run A:
==> flow/design.v (excerpt) <==
module top #(
    parameter D_WIDTH = 16,
    parameter Q_BITS  = 13
)(
  input logic [D_WIDTH - 1 : 0] angle_in,
  input logic signed [D_WIDTH - 1 : 0] currA_in,
  input logic signed [D_WIDTH - 1 : 0] currB_in,
  input logic signed [D_WIDTH - 1 : 0] currC_in,
  input logic signed [D_WIDTH - 1 : 0] currT_in,
  input logic        [D_WIDTH - 1 : 0] periodTop,
  output logic pwmA_out,
  output logic pwmB_out,
  output logic pwmC_out,
  input logic signed [D_WIDTH - 1 : 0]  kpd, kpq,
  input logic signed [D_WIDTH - 1 : 0]  kid, kiq,
  input logic clear_pid,
  input  logic clk,
  input  logic rstb,
  input  logic valid,
  output logic ready
);
Size: roughly 850 flip-flops, roughly 170 I/O pins.
Settings: LEC_CHECK=0, ABC_AREA=1, CAP_MARGIN=20, CELL_PAD_IN_SITES_DETAIL_PLACEMENT=0, CORE_ASPECT_RATIO=1.04, CORE_MARGIN=2, CORE_UTILIZATION=72, MAX_ROUTING_LAYER=met5, MIN_ROUTING_LAYER=met1, PLACE_DENSITY_LB_ADDON=0.2, SETUP_SLACK_MARGIN=1.11, SLEW_MARGIN=20; clock period 7.5 ns.
run.sh (not shown) runs the stock make flow with config.mk's settings and CLKGATE_MAP_FILE=.
Run A ran to completion and came out clean on the timing, design-rule and antenna checks.
Changes in run B relative to run A:
# run A
export LEC_CHECK = 0
export ABC_AREA = 1
export CAP_MARGIN = 20
export CELL_PAD_IN_SITES_DETAIL_PLACEMENT = 0
export CORE_ASPECT_RATIO = 1.04
export CORE_MARGIN = 2
export CORE_UTILIZATION = 72
export MAX_ROUTING_LAYER = met5
export MIN_ROUTING_LAYER = met1
export PLACE_DENSITY_LB_ADDON = 0.2
export SETUP_SLACK_MARGIN = 1.11
export SLEW_MARGIN = 20
create_clock -name core_clock -period 7.5 [get_ports {clk}]
# run B
export LEC_CHECK = 0
export ABC_AREA = 1
export CAP_MARGIN = 20
export CELL_PAD_IN_SITES_DETAIL_PLACEMENT = 0
export CORE_MARGIN = 2
export CORE_UTILIZATION = 34
export GPL_TIMING_DRIVEN = 0
export MIN_ROUTING_LAYER = met1
export PLACE_DENSITY_LB_ADDON = 0.09
export SLEW_MARGIN = 20
create_clock -name core_clock -period 8.31 [get_ports {clk}]
Findings:
Run B vs run A, overall power after layout went down by about 24%.
Relative to run A, wire length has increased by 16% in run B.
Run B ended with less number of buffers inserted by port buffering than run A.
Comparing run B and run A, the higher clock skew was measured on run A.
Compared with run A, reported sequential group power in run B decreased by more than 10%.
Leakage power of the design for run B is lower than for run A.
Per the comparison of run B with run A, global-route usage down 18 points; minimum hold slack shrank by 0.051 ns; via count of the first global-routing pass went down by 2,003.
Setup changes, run B to run C
# run B
export LEC_CHECK = 0
export ABC_AREA = 1
export CAP_MARGIN = 20
export CELL_PAD_IN_SITES_DETAIL_PLACEMENT = 0
export CORE_MARGIN = 2
export CORE_UTILIZATION = 34
export GPL_TIMING_DRIVEN = 0
export MIN_ROUTING_LAYER = met1
export PLACE_DENSITY_LB_ADDON = 0.09
export SLEW_MARGIN = 20
create_clock -name core_clock -period 8.31 [get_ports {clk}]
# run C
export LEC_CHECK = 0
export CAP_MARGIN = 20
export CORE_MARGIN = 2
export CORE_UTILIZATION = 72
export PLACE_DENSITY = 0.35
export SETUP_SLACK_MARGIN = 1.74
export SLEW_MARGIN = 20
create_clock -name core_clock -period 7.25 [get_ports {clk}]
### Flow results
- Run C has completed all stages; timing, DRC and antenna checks passed.
- Run C vs. run B: final instance area decreased 3200 um2, worst setup slack decreased 0.26 ns, chip area in the Yosys report decreased about 6%, via count decreased 9,154.
- Taking run B as the reference, in run C share of the final layout cell area in sequential cells grew by 0.72 points, number of clock buffer instances in the layout shrank by about 10%.


## build 28
top again, from the RTL that the note above started with.
clock: 10.4 ns
lec_check: 0
cap_margin: 20
cell_pad_in_sites_detail_placement: 1
core_aspect_ratio: 1.83
core_margin: 2
core_utilization: 40
cts_cluster_diameter: 315
gpl_routability_driven: 1
gpl_timing_driven: 0
max_routing_layer: met4
place_density: 0.6
slew_margin: 0
tns_end_percent: 85
Build 28 ran to completion and came out clean on the timing, design-rule and antenna checks.
Modified inputs, build 44 compared to build 28
Settings: GPL_TIMING_DRIVEN removed (was 0); SETUP_SLACK_MARGIN newly set to 1.14; CELL_PAD_IN_SITES_DETAIL_PLACEMENT removed (was 1); TNS_END_PERCENT removed (was 85); CORE_ASPECT_RATIO removed (was 1.83); CORE_UTILIZATION changed from 40 to 70; GPL_ROUTABILITY_DRIVEN removed (was 1); SLEW_MARGIN changed from 0 to 20; CTS_CLUSTER_DIAMETER removed (was 315); the clock period (ns, I/O delays scaled along) changed from 10.4 to 8.64.
### Flow results
- Build 28 has higher post-synthesis to final-layout area growth than build 44.
- Build 44 vs build 28, met1 track demand over resource in global routing went up by 23 points.
- Sort build 28 and build 44 by number of clock buffer instances in the layout asc -> top: build 28
- | via count | build 44 vs build 28 | 3.8% lower |
[inputs] build 72 vs build 44
Settings: SETUP_SLACK_MARGIN no longer set, was 1.14; CORE_UTILIZATION now 50, was 70; MAX_ROUTING_LAYER no longer set, was met4; the clock period (ns, I/O delays scaled along) now 8.74, was 8.64.
Results
- Build 72: no failed stages, no open violations at the end
- Build 44: full flow OK, the timing, design-rule and antenna checks passed
- Compared with build 44, in build 72 total wire length after detailed routing rose 1.3%; DRC violation count after routing about even.
- Summary — combinational fraction of design power, build 72 relative to build 44: lower, by 0.8 points.
[inputs] build 61 vs build 72
Settings: CORE_UTILIZATION: 50 -> 52; the clock period (ns, I/O delays scaled along): 8.74 -> 6.39.
==> comparison <==
- Ran to the end and failed final checks on negative setup slack: build 61.
- Summary — design area, build 61 relative to build 72: higher, by 9700 um^2.
- Compared with build 72, in build 61 worst reg-to-reg path cell count +2; routed metal-1 wirelength +3.7 mm; worst setup slack -1.18 ns; clock latency on the worst-skew pair ~0 delta.
- Sequential share of layout area down 1.7 points in build 61 wrt build 72
- Diff build 72 -> build 61: clock tree cell share of total cell area has decreased; sequential power saw an increase.
Inputs modified between build 61 and build 42:
Settings: swapping 52 for 72 in CORE_UTILIZATION; swapping 0.6 for 0.64 in PLACE_DENSITY; putting SETUP_SLACK_MARGIN at 0.59 where nothing was set; swapping 6.39 for 6.54 in the clock period (ns, I/O delays scaled along).
==> comparison <==
- Changes observed in build 42 relative to build 61: non-clock buffer count went down by 15%, count of antenna diodes in the layout went up by 2, tally of clock buffers in the finished layout went down by 13.
- Per the comparison of build 42 with build 61, share of total power consumed by net switching fell by 0.35 points; setup slack fell by 0.067 ns; met2 wire length rose by 7.0 mm; largest net degree at the start of global routing rose by 10.
- Build 42 ran in full, but the layout does not pass; the checks complain about negative setup slack.
- Of the two values seen for capture point of the critical path, svm0.tC[14] was produced by build 42 and svm0.tA[13] by build 61.
- Via count was lower in build 61 than in build 42.
- Build 42 ended up with a lower met1 layer wirelength in the final routing than build 61 did.
- Minimum clock period delta (build 42 − build 61): unfavourable
- Met3 wire length: build 42 vs build 61 up 140%


top again, from the RTL that the note above started with.
// top
module top #(
    parameter D_WIDTH = 16,
    parameter Q_BITS  = 13
)(
  input logic [D_WIDTH - 1 : 0] angle_in,
  input logic signed [D_WIDTH - 1 : 0] currA_in,
  input logic signed [D_WIDTH - 1 : 0] currB_in,
  input logic signed [D_WIDTH - 1 : 0] currC_in,
  input logic signed [D_WIDTH - 1 : 0] currT_in,
  input logic        [D_WIDTH - 1 : 0] periodTop,
  output logic pwmA_out,
  output logic pwmB_out,
  output logic pwmC_out,
  input logic signed [D_WIDTH - 1 : 0]  kpd, kpq,
  input logic signed [D_WIDTH - 1 : 0]  kid, kiq,
  input logic clear_pid,
  input  logic clk,
  input  logic rstb,
  input  logic valid,
  output logic ready
);
  reg [         15 : 0] angle_r;
  reg [D_WIDTH - 1 : 0] currA_r;
  reg [D_WIDTH - 1 : 0] currB_r;
  reg [D_WIDTH - 1 : 0] currC_r;
  reg [D_WIDTH - 1 : 0] currT_r;
  reg [         15 : 0] periodTop_r;
  reg [4:0]             state;
  reg  [D_WIDTH - 1 : 0] a_in_matmul;
  reg  [D_WIDTH - 1 : 0] b_in_matmul;
  reg  [1:0]             op_in_matmul;
  wire [D_WIDTH - 1 : 0] a_out_matmul;
  wire [D_WIDTH - 1 : 0] b_out_matmul;
  reg [D_WIDTH - 1 : 0] c_out_calc;
  reg [D_WIDTH - 1 : 0] park_d_r, park_q_r;
  reg [D_WIDTH - 1 : 0] va_r, vb_r;
  wire    cordic_out_valid;
  wire    matmul_out_valid;
  wire    pid_d_out_valid;
  wire    pid_q_out_valid;
  ...
clock: 7.25 ns
lec_check: 0
cap_margin: 20
core_margin: 2
core_utilization: 72
cts_cluster_diameter: 61
place_density: 0.89
setup_slack_margin: 1.81
slew_margin: 20
The first run produced a layout that fails on negative setup slack.
Rerun with:
Settings changed: CORE_UTILIZATION 72 to 24, CTS_CLUSTER_DIAMETER 61 to unset, PLACE_DENSITY 0.89 to 0.6, SETUP_SLACK_MARGIN 1.81 to unset.
Clock period 7.25 ns to 10.8 ns, I/O delays scaled along.
Now the flow completed with no timing, DRC or antenna violations.
Die size went up to 3.0 times its value.
Register-to-register slack improved by 2.4 ns.
Worst hold slack got worse by 0.0047 ns.
Global-route usage went down by 27 points.
Setup slack improved by 2.4 ns.
Clock skew went down by 0.0030 ns.
Final area hardly moves.
Utilization went down by 54 points.
Rerun with:
Settings changed: CORE_UTILIZATION 24 to 40.
Clock period 10.8 ns to 8.74 ns, I/O delays scaled along.
- The changed run completed with no timing, DRC or antenna violations
- first-iteration DRC count came out higher by 11%
- clock power came out higher by 33%
- cell area drops by 2.0%
- final cell count decreases by 13%
- synthesized cell count does not change
- register-to-register slack degrades by 1.8 ns
- setup slack loses 1.8 ns


top again, from the RTL that the note above started with.
Design top, start of the top module:
module top #(
    parameter D_WIDTH = 16,
    parameter Q_BITS  = 13
)(
  input logic [D_WIDTH - 1 : 0] angle_in,
  input logic signed [D_WIDTH - 1 : 0] currA_in,
  input logic signed [D_WIDTH - 1 : 0] currB_in,
  input logic signed [D_WIDTH - 1 : 0] currC_in,
  input logic signed [D_WIDTH - 1 : 0] currT_in,
  input logic        [D_WIDTH - 1 : 0] periodTop,
  output logic pwmA_out,
  output logic pwmB_out,
  output logic pwmC_out,
  input logic signed [D_WIDTH - 1 : 0]  kpd, kpq,
  input logic signed [D_WIDTH - 1 : 0]  kid, kiq,
  input logic clear_pid,
  input  logic clk,
  input  logic rstb,
  input  logic valid,
  output logic ready
);
export LEC_CHECK = 0
export CAP_MARGIN = 30
export CORE_ASPECT_RATIO = 0.94
export CORE_MARGIN = 2
export CORE_UTILIZATION = 72
export CTS_CLUSTER_DIAMETER = 64
export CTS_CLUSTER_SIZE = 81
export HOLD_SLACK_MARGIN = 0.05
export PLACE_DENSITY = 0.36
export SETUP_SLACK_MARGIN = 1.65
export SLEW_MARGIN = 20
export TNS_END_PERCENT = 35
create_clock -name core_clock -period 6.51 [get_ports {clk}]
The starting point finished but fails on negative setup slack.
==> next run, changes <==
CAP_MARGIN = 20   (was 30)
CORE_ASPECT_RATIO = unset   (was 0.94)
CORE_UTILIZATION = 63   (was 72)
CTS_CLUSTER_DIAMETER = unset   (was 64)
CTS_CLUSTER_SIZE = 93   (was 81)
HOLD_SLACK_MARGIN = unset   (was 0.05)
PLACE_DENSITY = 0.37   (was 0.36)
SETUP_SLACK_MARGIN = unset   (was 1.65)
TNS_END_PERCENT = unset   (was 35)
clock period = 8.8 ns   (was 6.51 ns; I/O delays follow)
What happened:
- The changed run finished with timing, DRC and antenna clean
- core utilization goes down by 17 points
- via count goes down by roughly a tenth
- design area fell by a little under a tenth
- setup slack gains 950 ps
- sequential share of layout area rose by 1.7 points
- routed wire length drops by roughly a tenth
- global-route usage falls by 7.3 points
==> next run, changes <==
CORE_UTILIZATION = 40   (was 63)
CTS_CLUSTER_SIZE = unset   (was 93)
GPL_ROUTABILITY_DRIVEN = 0   (was unset)
HOLD_SLACK_MARGIN = 0.04   (was unset)
PLACE_DENSITY = unset   (was 0.37)
clock period = 10.0 ns   (was 8.8 ns; I/O delays follow)
What happened:
- The changed run passed the timing, design-rule and antenna checks
- count of clock-buffer cells in the layout falls by 4
- combinational power drops by 18%
- cell area came out higher by 1.3%
- sequential power fell by 12%
- die size increases by 57%
- utilization falls by 24 points
- global-route usage went down by 14 points
- synthesized cell count is unchanged
==> next run, changes <==
ABC_AREA = 0   (was unset)
CELL_PAD_IN_SITES_GLOBAL_PLACEMENT = 1   (was unset)
CORE_ASPECT_RATIO = 0.66   (was unset)
CORE_MARGIN = 8   (was 2)
CTS_CLUSTER_SIZE = 93   (was unset)
GPL_TIMING_DRIVEN = 0   (was unset)
MAX_ROUTING_LAYER = met4   (was unset)
PLACE_DENSITY_LB_ADDON = 0.08   (was unset)
TNS_END_PERCENT = 10   (was unset)
Outcome: Cell area increases by 0.96%; cell count increases by 2.7%; first-iteration DRC count increases by 20%.


lagoon:
top again, from the RTL that the note above started with.
Settings: LEC_CHECK=0, ABC_AREA=1, CAP_MARGIN=20, CELL_PAD_IN_SITES_DETAIL_PLACEMENT=0, CORE_ASPECT_RATIO=1.04, CORE_MARGIN=2, CORE_UTILIZATION=58, MAX_ROUTING_LAYER=met5, MIN_ROUTING_LAYER=met1, PLACE_DENSITY_LB_ADDON=0.04, SLEW_MARGIN=20; clock period 12.3 ns.
diff inputs: lagoon => pepper
- CORE_UTILIZATION: 58 -> 72
- PLACE_DENSITY_LB_ADDON: 0.04 -> unset
- PLACE_DENSITY: unset -> 0.35
- SETUP_SLACK_MARGIN: unset -> -0.39
- the clock period (ns, I/O delays scaled along): 12.3 -> 5.04
[summary]
Across pepper and lagoon, a clean result was obtained everywhere but in pepper. Stage in which a tool error killed pepper: global routing (5_1_grt). | netlist area before placement | pepper vs lagoon | ≈ equal |. The number of clock buffers inserted by TritonCTS of pepper falls short of that of lagoon by 5. pepper -> lagoon: number of sinks handled by clock tree synthesis delta 0, exact match. Side by side, die span in x turned out lower in pepper than in lagoon. Setup slack after placement in pepper is 5650 ps lower than in lagoon. Number of buffers added to fix hold violations after cts came out exactly the same in pepper and lagoon. pepper against lagoon: number of buffers inserted by post-CTS setup repair rose by 52, post-placement cell count up 4.2%, post-CTS resize count higher.
#### Input delta (amber over pepper)
- swapping -0.39 for -0.9 in SETUP_SLACK_MARGIN
- swapping 72 for 65 in CORE_UTILIZATION
- clearing PLACE_DENSITY, which used to be 0.35
- putting PLACE_DENSITY_LB_ADDON at 0.04 where nothing was set
- putting CTS_CLUSTER_DIAMETER at 123 where nothing was set
- swapping 5.04 for 12.3 in the clock period (ns, I/O delays scaled along)
Notes after the runs:
amber: no failed stages, no open violations at the end. Overall chip area ended up 11% higher on amber than on pepper. Delta (amber minus pepper): total instance count after detailed placement now smaller, cell area after placement now smaller, number of enable flip-flop cells comparable.
Input-level comparison between sierra and amber:
- CORE_ASPECT_RATIO: 1.04 -> 0.71
- SETUP_SLACK_MARGIN: -0.9 -> unset
- CTS_CLUSTER_SIZE: unset -> 61
- CTS_CLUSTER_DIAMETER: 123 -> unset
- CORE_UTILIZATION: 65 -> 58
- sierra vs amber, cell with the largest stage delay on the worst path: o21ai_2 vs dfrtp_1
- Leakage dissipation essentially unchanged between amber and sierra.
- Re worst hold slack: sierra is 31 ps up on amber.
- Summary of sierra over amber: part of the total power dissipated in the clock network fell 1.1 points, area fraction of clock buffers and clock inverters fell 0.30 points, length of routed met2 wiring fell 6.8%, total power fell 2.7%.
Input changes introduced in tundra (baseline for comparison: sierra):
- SETUP_SLACK_MARGIN: unset -> 1.38
- CTS_CLUSTER_SIZE: 61 -> unset
- ABC_AREA: 1 -> 0
- CORE_ASPECT_RATIO: 0.71 -> 1.04
- CORE_UTILIZATION: 58 -> 72
- PLACE_DENSITY_LB_ADDON: 0.04 -> 0.2
- the clock period (ns, I/O delays scaled along): 12.3 -> 5.08
==> comparison <==
[flow] tundra | stages: complete | final checks: fail | reason: setup timing. Count of clock-net buffers in the final layout (tundra / sierra): 1.06. STATUS max-slew headroom at the worst pin: tundra wins against sierra. Changes observed in tundra relative to sierra: synthesis-to-finish area growth now sits higher; distinct cell type count of the synthesized netlist now sits higher. The higher final cell count without fillers of tundra and sierra is in sierra. Going from sierra to tundra, pin count of the biggest net entering global routing shrinks by 30%. Across both runs, logic share of the area was lower for tundra than for sierra. Number of DRC markers in iteration 0 (sierra / tundra): 0.75. tundra has routed metal-1 wirelength below what sierra had. tundra: core occupancy in the finished layout is 26 points higher than what sierra reported. Total global routing track utilization in tundra is 11 points above sierra.
Inputs modified between tundra and raven:
- a change of SETUP_SLACK_MARGIN from 1.38 to -0.34
Findings:
To summarise raven: no stage aborted, but the layout did not pass its checks, failing on setup timing. The layout from tundra, despite a flow that completed every stage, fails the layout checks, with the failing checks listed as setup timing. In terms of net total in the final layout, raven and tundra differ only marginally. Where time the worst path needs with I/O delays and setup is concerned, tundra is outperformed by raven. | leakage power figure | tundra vs raven | ≈ equal |. Changes observed in raven relative to tundra: total of plain and repair buffers excluding clock buffers went down 10; clock-buffer cell count went down 9.0%. tundra reports its cell with the largest stage delay on the worst path as nor4_2 while raven reports fa_1.
Power figures rest on the tool's default switching activity, not on a simulated workload.
